==> job 7569 <==
==> flow/design.v (excerpt) <==
module vedic_multiplier_32x32_pipelined(
    input clk,
    input [31:0] a, b,
    output reg [63:0] result_32x32
);
    wire [31:0] q0, q1, q2, q3;
    reg [31:0] q0_reg, q1_reg, q2_reg, q3_reg;
    reg [31:0] w1_reg;
    reg [47:0] w2, w3, w4_reg, w5_reg, w6_reg;
    reg [15:0] lo_d1, lo_d2, lo_d3;
    vedic_multiplier_16x16 v16_0(.a(a[15:0]), .b(b[15:0]), .result_16x16(q0));
    vedic_multiplier_16x16 v16_1(.a(a[15:0]), .b(b[31:16]), .result_16x16(q1));
    vedic_multiplier_16x16 v16_2(.a(a[31:16]), .b(b[15:0]), .result_16x16(q2));
    vedic_multiplier_16x16 v16_3(.a(a[31:16]), .b(b[31:16]), .result_16x16(q3));
    always @(posedge clk) begin
        q0_reg <= q0;
        q1_reg <= q1;
        q2_reg <= q2;
        q3_reg <= q3;
    end
    always @(posedge clk) begin
        w1_reg <= {16'b0, q0_reg[31:16]} + q1_reg;
    end
    always @(posedge clk) begin
        w2 <= {16'b0, q2_reg};
        w3 <= {q3_reg, 16'b0};
        w4_reg <= w2 + w3;
    end
    always @(posedge clk) begin
        w5_reg <= {16'b0, w1_reg};
        w6_reg <= w4_reg + w5_reg;
    end
    always @(posedge clk) begin
        lo_d1 <= q0_reg[15:0];
        lo_d2 <= lo_d1;
        lo_d3 <= lo_d2;
    end
	 always @(posedge clk) begin
	     result_32x32[63:16] <= w6_reg;
        result_32x32[15:0] <= lo_d3;
	 end 
endmodule
clock: 12.1 ns
lec_check: 0
cap_margin: 15
core_margin: 2
core_utilization: 64
cts_cluster_diameter: 103
gpl_routability_driven: 1
gpl_timing_driven: 0
max_routing_layer: met5
place_density_lb_addon: 0.15
setup_slack_margin: -0.75
slew_margin: 25
run.sh (not shown) runs the stock make flow with config.mk's settings and CLKGATE_MAP_FILE=.
==> job 1120 (differences from job 7569) <==
CORE_UTILIZATION = 71   (was 64)
CTS_CLUSTER_DIAMETER = not set   (was 103)
GPL_ROUTABILITY_DRIVEN = not set   (was 1)
GPL_TIMING_DRIVEN = not set   (was 0)
MAX_ROUTING_LAYER = met4   (was met5)
PLACE_DENSITY_LB_ADDON = not set   (was 0.15)
SETUP_SLACK_MARGIN = not set   (was -0.75)
SLEW_MARGIN = 20   (was 25)
==> flow/constraint.sdc (replaced) <==
create_clock -name core_clock -period 9.63 [get_ports {clk}]
set_input_delay 1.9260 -clock core_clock [delete_from_list [all_inputs] [get_ports {clk}]]
set_output_delay 1.9260 -clock core_clock [all_outputs]
set_load 0.01 [all_outputs]
==> results.py <==
# Auto-generated metrics
metrics = {
    "run_status": {
        "status": "failed layout checks",
        "checkFailReasons": "negative setup slack",
    },
    "grt": {
        "grtUsageMet2_pct": 65.0,
        "grt_pass1_vias": 53100,
    },
    "routing": {
        "drt-pass1-iter-count": 8,
        "dr_wl_met2_mm": 86.6,
        "route.met3.wl_mm": 13.2,
    },
    "sta": {
        "setup_violations": 54,
        "layout_setup_ws_ps": -921,
        "fin_crit_ps": 10550,
    },
    "setup_path": {
        "crit_start": "a[0]",
    },
}
# the run above: job 1120

==> results.py <==
# Auto-generated metrics
metrics = {
    "routing": {
        "route.met3.wl_mm": 7.87,
        "dr_wl_met2_mm": 71.8,
    },
    "sta": {
        "setup_violations": 21,
        "layout_setup_ws_ps": -217,
        "fin_crit_ps": 12320,
    },
    "run_status": {
        "checkFailReasons": "negative setup slack",
        "status": "failed layout checks",
    },
    "grt": {
        "grt_pass1_vias": 47600,
    },
    "setup_path": {
        "crit_start": "b[17]",
    },
}
# the run above: job 7569


* * *

==> inputs of v35 <==
Starting RTL as in the previous note.
clock: 9.32 ns
lec_check: 0
cap_margin: 40
core_margin: 2
core_utilization: 72
cts_cluster_size: 42
hold_slack_margin: 0.27
place_density_lb_addon: 0.01
setup_slack_margin: 2.65
slew_margin: 20
==> v7: changes against v35 <==
==> flow/config.mk (replaced) <==
export PLATFORM = sky130hd
export DESIGN_NAME = vedic_multiplier_32x32_pipelined
export DESIGN_NICKNAME = vedic_multiplier_32x32_pipelined
export VERILOG_FILES = /design/flow/design.v
export SDC_FILE = /design/flow/constraint.sdc
export NUM_CORES = 4
export LEC_CHECK = 0
export ABC_AREA = 1
export CAP_MARGIN = 15
export CELL_PAD_IN_SITES_DETAIL_PLACEMENT = 2
export CELL_PAD_IN_SITES_GLOBAL_PLACEMENT = 2
export CORE_MARGIN = 2
export CORE_UTILIZATION = 56
export GPL_ROUTABILITY_DRIVEN = 1
export HOLD_SLACK_MARGIN = -0.08
export PLACE_DENSITY_LB_ADDON = 0.29
export SLEW_MARGIN = 20
export TNS_END_PERCENT = 35
==> flow/constraint.sdc (replaced) <==
create_clock -name core_clock -period 10.2 [get_ports {clk}]
set_input_delay 2.0400 -clock core_clock [delete_from_list [all_inputs] [get_ports {clk}]]
set_output_delay 2.0400 -clock core_clock [all_outputs]
set_load 0.01 [all_outputs]
==> v31: changes against v35 <==
==> flow/config.mk (replaced) <==
export PLATFORM = sky130hd
export DESIGN_NAME = vedic_multiplier_32x32_pipelined
export DESIGN_NICKNAME = vedic_multiplier_32x32_pipelined
export VERILOG_FILES = /design/flow/design.v
export SDC_FILE = /design/flow/constraint.sdc
export NUM_CORES = 4
export LEC_CHECK = 0
export ABC_AREA = 0
export CAP_MARGIN = 10
export CORE_MARGIN = 2
export CORE_UTILIZATION = 30
export GPL_ROUTABILITY_DRIVEN = 0
export GPL_TIMING_DRIVEN = 0
export HOLD_SLACK_MARGIN = 0.03
export SLEW_MARGIN = 20
==> flow/constraint.sdc (replaced) <==
create_clock -name core_clock -period 8.14 [get_ports {clk}]
set_input_delay 1.6280 -clock core_clock [delete_from_list [all_inputs] [get_ports {clk}]]
set_output_delay 1.6280 -clock core_clock [all_outputs]
set_load 0.01 [all_outputs]
==> results.cfg <==
; flow metrics
[global_routing]
busiest_layer = met2

[layout]
area.share.combinational = 0.711
multiInputCombCellCount = 5349

[outcome]
layout.failed_checks = negative setup slack
status = finished with violations

[sta]
setup_viol = 74
finalWorstSetupSlack_ns = -1.90
[end of results for v31]
==> results.cfg <==
; generated from flow reports
[outcome]
status = aborted with a tool error
stop_error = [ERROR FLW-0024] Place density exceeds 1.0 (current PLACE_DENSITY_LB_ADDON =  0.29). Please check if the value of  PLACE_DENSITY_LB_ADDON is between 0 and 0.99.
stop_stage = global placement without I/O (3_1_place_gp_skip_io)

[synthesis]
async_flop_share = 0
syn_avg_cell_area_um2 = 7.29
yosys.area_share.adder = 0.394
top_cell_area_share = 0.275
mappedNetlistNets = 11105
synth-seq-cells = 464

[die]
core_area_mm2 = 0.118
[end of results for v7]
==> results.cfg <==
; flow metrics
[outcome]
status = finished with violations
layout.failed_checks = negative setup slack

[sta]
setup_viol = 66
finalWorstSetupSlack_ns = -1.55

[worst_setup_path]
worst_path_maximum_fanout = 14

[layout]
area.share.combinational = 0.691
[end of results for v35]
